Design alu_top, start of the top module:
module alu_top(clk, a, b, op, out, carry_out, over_flow, zero);
input clk;
input [31:0] a, b;
input [2:0] op;
output reg [31:0] out;
output reg carry_out, over_flow, zero;
reg [31:0] a_r, b_r;
reg [2:0] op_r;
wire [31:0] alu_out;
wire alu_carry_out, alu_over_flow, alu_zero;
ALU alu_core(a_r, b_r, op_r, alu_out, alu_carry_out, alu_over_flow, alu_zero);
always @(posedge clk) begin
	a_r <= a;
	b_r <= b;
	op_r <= op;
	out <= alu_out;
	carry_out <= alu_carry_out;
	over_flow <= alu_over_flow;
	zero <= alu_zero;
end
endmodule
Size: about 100 I/O pins, about 6200 µm² of cells after synthesis.
==> flow/config.mk <==
export PLATFORM = sky130hd
export DESIGN_NAME = alu_top
export DESIGN_NICKNAME = alu_top
export VERILOG_FILES = /design/flow/design.v
export SDC_FILE = /design/flow/constraint.sdc
export NUM_CORES = 4
export LEC_CHECK = 0
export CAP_MARGIN = 20
export CORE_ASPECT_RATIO = 0.5
export CORE_MARGIN = 6
export CORE_UTILIZATION = 58
export CTS_CLUSTER_DIAMETER = 305
export CTS_CLUSTER_SIZE = 98
export PLACE_DENSITY = 0.35
export SLEW_MARGIN = 20
export TNS_END_PERCENT = 10
==> flow/constraint.sdc <==
create_clock -name core_clock -period 14.5 [get_ports {clk}]
set_input_delay 2.9000 -clock core_clock [delete_from_list [all_inputs] [get_ports {clk}]]
set_output_delay 2.9000 -clock core_clock [all_outputs]
set_load 0.01 [all_outputs]
run.sh (not shown) runs the stock make flow with config.mk's settings and CLKGATE_MAP_FILE=.
==> next run, changes <==
Settings changed: ABC_AREA from default to 1, CAP_MARGIN 20 to 10, CELL_PAD_IN_SITES_DETAIL_PLACEMENT from default to 1, CORE_ASPECT_RATIO 0.5 to 1.53, CORE_MARGIN 6 to 2, CORE_UTILIZATION 58 to 40, CTS_CLUSTER_DIAMETER 305 to default, CTS_CLUSTER_SIZE 98 to default, HOLD_SLACK_MARGIN from default to 0.18, PLACE_DENSITY 0.35 to 0.54, SLEW_MARGIN 20 to 25, TNS_END_PERCENT 10 to 95.
Power goes down by 0.45%.
First-iteration DRC count fell by 80%.
Final area falls by 0.96%.
==> next run, changes <==
Settings changed: ABC_AREA 1 to default, CAP_MARGIN 10 to 20, CELL_PAD_IN_SITES_DETAIL_PLACEMENT 1 to default, CORE_ASPECT_RATIO 1.53 to 1.99, CTS_CLUSTER_DIAMETER from default to 305, CTS_CLUSTER_SIZE from default to 49, HOLD_SLACK_MARGIN 0.18 to default, PLACE_DENSITY 0.54 to default, PLACE_DENSITY_LB_ADDON from default to 0.17, SLEW_MARGIN 25 to 20, TNS_END_PERCENT 95 to 10.
Result: The new run ran to the end with no violations. Total power climbs by about 3.5%. Die area rises by about 3.6%. Maximum frequency falls by 0.74%. Critical path depth stays the same.
==> next run, changes <==
Settings changed: CORE_ASPECT_RATIO 1.99 to default, CORE_UTILIZATION 40 to 59, CTS_CLUSTER_DIAMETER 305 to default, CTS_CLUSTER_SIZE 49 to default, PLACE_DENSITY_LB_ADDON 0.17 to default, TNS_END_PERCENT 10 to default.
Clock period 14.5 ns to 11.2 ns, I/O delays scaled along.
With this change the flow produced a layout that fails on negative setup slack. Count of clock-buffer cells in the layout is unchanged. Non-clock buffer count goes up by 13. Total power goes up by about 22%. Utilization goes up by 26 points. Global-route usage goes up by 9.7 points. Flip-flop count stays the same.
==> next run, changes <==
Settings changed: CORE_UTILIZATION 59 to 40.
Clock period 11.2 ns to 21.7 ns, I/O delays scaled along.
Result:
- With this change the flow produced a clean layout
- hold slack gains 7.9 ps
- cell count goes up by about 0.44%
- global-route usage goes down by 12 points
- wire length goes down by 10%
- power goes down by about 50%
- worst setup slack gains 6900 ps
- combinational power goes down by about 56%
- synthesized cell count stays the same
- sequential power goes down by 49%
- synthesized area does not change
- via count goes down by about 7%
==> next run, changes <==
Settings changed: CORE_UTILIZATION 40 to 72, CTS_CLUSTER_SIZE from default to 99.
Clock period 21.7 ns to 13.7 ns, I/O delays scaled along.
Result: The changed run finished but fails on negative setup slack. Worst setup slack degrades by 5300 ps. Global-route usage is higher by 26 points. Power came out higher by 64%. Clock skew increases by 3.6 ps. Area after synthesis is unchanged. Count of clock-buffer cells in the layout falls by 2. Non-clock buffer count goes up by 22. Fmax went up by 19%. Routed wire length goes up by 40%. Via count rises by 26%. Cell count falls by 6.8%.


alu_top again, from the RTL that the note above started with.
==> flow/config.mk <==
export PLATFORM = sky130hd
export DESIGN_NAME = alu_top
export DESIGN_NICKNAME = alu_top
export VERILOG_FILES = /design/flow/design.v
export SDC_FILE = /design/flow/constraint.sdc
export NUM_CORES = 4
export LEC_CHECK = 0
export ABC_AREA = 1
export CAP_MARGIN = 20
export CORE_MARGIN = 2
export CORE_UTILIZATION = 58
export CTS_CLUSTER_DIAMETER = 218
export SETUP_SLACK_MARGIN = -0.72
export SLEW_MARGIN = 20
==> flow/constraint.sdc <==
create_clock -name core_clock -period 7.88 [get_ports {clk}]
set_input_delay 1.5760 -clock core_clock [delete_from_list [all_inputs] [get_ports {clk}]]
set_output_delay 1.5760 -clock core_clock [all_outputs]
set_load 0.01 [all_outputs]
The first run reached the layout checks and failed them: setup timing.
Rerun with:
Settings changed: ABC_AREA 1 to default, CORE_UTILIZATION 58 to 18, CTS_CLUSTER_DIAMETER 218 to default, SETUP_SLACK_MARGIN -0.72 to default.
Clock period 7.88 ns to 14.2 ns, I/O delays scaled along.
Effect: The changed run finished clean; power drops by 40%; cell area climbs by about 5.4%; global-route usage drops by 18 points; via count drops by 3.6%; utilization drops by 55 points; worst hold slack gets better by 0.12 ns; count of clock-buffer cells in the layout climbs by 1; worst setup slack gets better by 5.3 ns; routed wire length climbs by 26%.
Rerun with:
Settings changed: ABC_AREA from default to 1, CORE_UTILIZATION 18 to 66, CTS_CLUSTER_SIZE from default to 99.
Clock period 14.2 ns to 7.88 ns, I/O delays scaled along.
Result: With this change the flow ran to the end with violations: setup timing; cell count drops by 21%; wire length drops by 13%; setup slack got worse by 5.3 ns; clock-buffer cell count is unchanged; global-route usage climbs by 23 points.
Power is estimated from default activity; no workload was simulated.
